==> run E <==
// pipelined_cordic
module pipelined_cordic(
    input Clk, Rst,
    input signed[15:0] x_in, y_in, theta_in,
    output reg signed[15:0] sine_theta,
    output reg signed[15:0] cosine_theta
);
clock: 2.54 ns
lec_check: 0
cap_margin: 0
cell_pad_in_sites_detail_placement: 1
cell_pad_in_sites_global_placement: 3
core_margin: 10
core_utilization: 43
cts_cluster_diameter: 121
max_routing_layer: met4
place_density: 0.49
slew_margin: 30
run.sh (not shown) runs the stock make flow with config.mk's settings and CLKGATE_MAP_FILE=.
==> run K (differences from run E) <==
==> flow/config.mk (replaced) <==
export PLATFORM = sky130hd
export DESIGN_NAME = pipelined_cordic
export DESIGN_NICKNAME = pipelined_cordic
export VERILOG_FILES = /design/flow/design.v
export SDC_FILE = /design/flow/constraint.sdc
export NUM_CORES = 4
export LEC_CHECK = 0
export ABC_AREA = 1
export CAP_MARGIN = 20
export CELL_PAD_IN_SITES_DETAIL_PLACEMENT = 0
export CELL_PAD_IN_SITES_GLOBAL_PLACEMENT = 0
export CORE_MARGIN = 2
export CORE_UTILIZATION = 72
export CTS_CLUSTER_SIZE = 72
export MAX_ROUTING_LAYER = met5
export PLACE_DENSITY_LB_ADDON = 0.26
export SETUP_SLACK_MARGIN = 0.66
export SLEW_MARGIN = 35
==> flow/constraint.sdc (replaced) <==
create_clock -name core_clock -period 2.36 [get_ports {Clk}]
set_input_delay 0.4720 -clock core_clock [delete_from_list [all_inputs] [get_ports {Clk}]]
set_output_delay 0.4720 -clock core_clock [all_outputs]
set_load 0.01 [all_outputs]
==> qor summary <==
quantity	run E	run K
Die height	371.7 µm	289.0 µm
Chip footprint	138,200 µm²	83,550 µm²
Multiplexer share of the synthesized area	0.01249	0.0003422
Result of the run	failed layout checks	aborted with a tool error
Stage where the flow stopped	-	clock tree synthesis
Layout check failures	negative setup slack	-
Adder Area Share	0.1918	0.1744
Most popular library cell in the synthesized design by count	dfrtp_1	nand2_1
Hpwl dp	121,300 µm	129,700 µm
Number of placed instances, taps included	8,473	9,557
Weighted congestion reported at the end of routability-driven placement	0.8789	0.9914
Std-Cell Core Area	122,400 µm²	80,550 µm²
Post-Place Setup Slack	-0.8074 ns	-0.4957 ns
Chip Width	371.7 µm	289.0 µm
Total cells reported by yosys after synthesis	5,422	7,413
Number of distinct standard cells referenced by the synthesized netlist	82	54
Syn nets	6,259	8,250
Compound Share, Synth	0.1723	0.1170
Total placed instance area	66,970 µm²	68,970 µm²
Std-Cell Rows	128	104
Area share, top type	0.3688	0.3354
Share of the synthesized netlist area taken by xor and xnor gates	0.1235	0.09672
Simple-gate portion of the synthesized area	0.1020	0.2108
Sequential-to-total area share from yosys stat	0.3688	0.3354
Mapped cell area	53,190 µm²	58,500 µm²

========
==> run R: inputs <==
==> flow/design.v <==
module pipelined_cordic(
    input Clk, Rst,
    input signed[15:0] x_in, y_in, theta_in,
    output reg signed[15:0] sine_theta,
    output reg signed[15:0] cosine_theta
);
reg signed [15:0] x[0:15], y[0:15], theta[0:15], x_out[0:15], y_out[0:15], theta_out[0:15];
wire signed [15:0] atan_out [0:15];
reg [3:0] stage;  
assign atan_out[0] = 16'b0011001001000100;
assign atan_out[1] = 16'b0001110110101100;
assign atan_out[2] = 16'b0000111110101101;
assign atan_out[3] = 16'b0000011111110101;
assign atan_out[4] = 16'b0000001111111110;
assign atan_out[5] = 16'b0000001000000000;
assign atan_out[6] = 16'b0000000100000000;
assign atan_out[7] = 16'b0000000010000000;
assign atan_out[8] = 16'b0000000001000000;
assign atan_out[9] = 16'b0000000000100000;
assign atan_out[10] = 16'b0000000000010000;
assign atan_out[11] = 16'b0000000000001000;
assign atan_out[12] = 16'b0000000000000100;
assign atan_out[13] = 16'b0000000000000010;
assign atan_out[14] = 16'b0000000000000001;
assign atan_out[15] = 16'b0000000000000000;
genvar i;
generate
    for (i = 0; i < 16; i = i + 1) begin : stages
        always @(posedge Clk or posedge Rst) begin
            if (Rst)
                begin
                    x[i] <= 0;
                    y[i] <= 0;
                    theta[i] <= 0;
                end
            else 
                begin
                    if (i == 0) begin
                        x[i] <= x_in;
                        y[i] <= y_in;
                        theta[i] <= theta_in;
                    end else begin
                        x[i] <= x_out[i-1];
                        y[i] <= y_out[i-1];
                        theta[i] <= theta_out[i-1];
                    end
                end
        end
        always @(*) begin
            if (theta[i][15] == 1) begin
                x_out[i] = x[i] + (y[i] >>> (i));
                y_out[i] = y[i] - (x[i] >>> (i));
                theta_out[i] = theta[i] + atan_out[i];
            end else begin
                x_out[i] = x[i] - (y[i] >>> (i));
                y_out[i] = y[i] + (x[i] >>> (i));
                theta_out[i] = theta[i] - atan_out[i];
            end
        end
    end
endgenerate
always @(posedge Clk or posedge Rst) begin
    if (Rst) begin
        sine_theta <= 0;
        cosine_theta <= 0;
    end else begin
        sine_theta <= y_out[15];  
        cosine_theta <= x_out[15];  
    end
end
endmodule
==> flow/run.sh <==
#!/bin/bash
# the make line also repeats each setting of config.mk as NAME=value (left out here)
make -C /OpenROAD-flow-scripts/flow DESIGN_CONFIG=/design/flow/config.mk WORK_HOME=/design/flow/orfs CLKGATE_MAP_FILE= finish
==> flow/config.mk <==
export PLATFORM = sky130hd
export DESIGN_NAME = pipelined_cordic
export DESIGN_NICKNAME = pipelined_cordic
export VERILOG_FILES = /design/flow/design.v
export SDC_FILE = /design/flow/constraint.sdc
export NUM_CORES = 4
export LEC_CHECK = 0
export CAP_MARGIN = 20
export CORE_MARGIN = 2
export CORE_UTILIZATION = 70
export SETUP_SLACK_MARGIN = 0.91
export SLEW_MARGIN = 20
==> flow/constraint.sdc <==
create_clock -name core_clock -period 3.33 [get_ports {Clk}]
set_input_delay 0.6660 -clock core_clock [delete_from_list [all_inputs] [get_ports {Clk}]]
set_output_delay 0.6660 -clock core_clock [all_outputs]
set_load 0.01 [all_outputs]
==> run Z (differences from run R) <==
- ABC_AREA: unset -> 1
- CAP_MARGIN: 20 -> 35
- CORE_UTILIZATION: 70 -> 72
- CTS_CLUSTER_DIAMETER: unset -> 379
- CTS_CLUSTER_SIZE: unset -> 17
- SETUP_SLACK_MARGIN: 0.91 -> 0.09
==> flow/constraint.sdc (replaced) <==
create_clock -name core_clock -period 2.43 [get_ports {Clk}]
set_input_delay 0.4860 -clock core_clock [delete_from_list [all_inputs] [get_ports {Clk}]]
set_output_delay 0.4860 -clock core_clock [all_outputs]
set_load 0.01 [all_outputs]
==> run A (differences from run R) <==
- CORE_UTILIZATION: 70 -> 54
- PLACE_DENSITY: unset -> 0.6
- SETUP_SLACK_MARGIN: 0.91 -> unset
==> flow/constraint.sdc (replaced) <==
create_clock -name core_clock -period 3.96 [get_ports {Clk}]
set_input_delay 0.7920 -clock core_clock [delete_from_list [all_inputs] [get_ports {Clk}]]
set_output_delay 0.7920 -clock core_clock [all_outputs]
set_load 0.01 [all_outputs]
==> deck_impl_summary.md <==
Flow Results at a Glance

Status
  • Outcome: timing/DRC/antenna clean

Final layout
  • Area Growth Syn to Fin: 24.35%
  • Filler Cell Count: 3,707
  • Inverters: 352

Worst hold path
  • Worst hold start: theta[5][7]

Detailed routing
  • Ant diodes: 1
  • Top sig layer: met5

Die
  • Core Area: 0.07557 mm^2
  • Die span in x: 279.7 um
  • N_taps: 978

Setup path
  • CP Class: reg2reg
  • Setup crit end: y[4][15]
  • Crit-path max FO: 3

Placed design
  • Placer Congestion: 0.9893

Synthesis
  • Max-area cell share: 36.88%

STA
  • Final Skew: 0.03363 ns

Global routing
  • Met1 GRT Util: 43.40%
the above is filed under run R

==> deck_impl_summary.md <==
Key Metrics from the Run

Status
  • Stop Error: [ERROR DPL-0038] Utilization greater than 100%, impossible to legalize
  • Halt point of the flow: global routing
  • Outcome: did not finish

Die
  • Die area: 0.08355 mm^2
  • Die span in x: 289.0 um
  • Starting Density: 72.63%
  • Core Area: 0.08055 mm^2

Synthesis
  • Post-Synthesis Cells: 7,413
  • Post-synth top cells: nand2_1, inv_1, dfrtp_1

Placed design
  • Placer Congestion: 1.011
  • # placed instances: 9,339

Clock tree
  • CTS sink count: 784
  • Post-CTS Resized: 1,148
the above is filed under run Z

==> deck_impl_summary.md <==
Flow Results at a Glance

Die
  • Die span in x: 317.8 um
  • N_taps: 1,287
  • Core Area: 0.09799 mm^2

Setup path
  • CP Class: reg2reg

Global routing
  • Met1 GRT Util: 33.35%

Final layout
  • Inverters: 352
  • Area Growth Syn to Fin: 11.26%

Worst hold path
  • Worst hold start: theta[1][1]

Placed design
  • Placer Congestion: 0.8921

Status
  • Outcome: timing/DRC/antenna clean

Detailed routing
  • Top sig layer: met4
the above is filed under run A

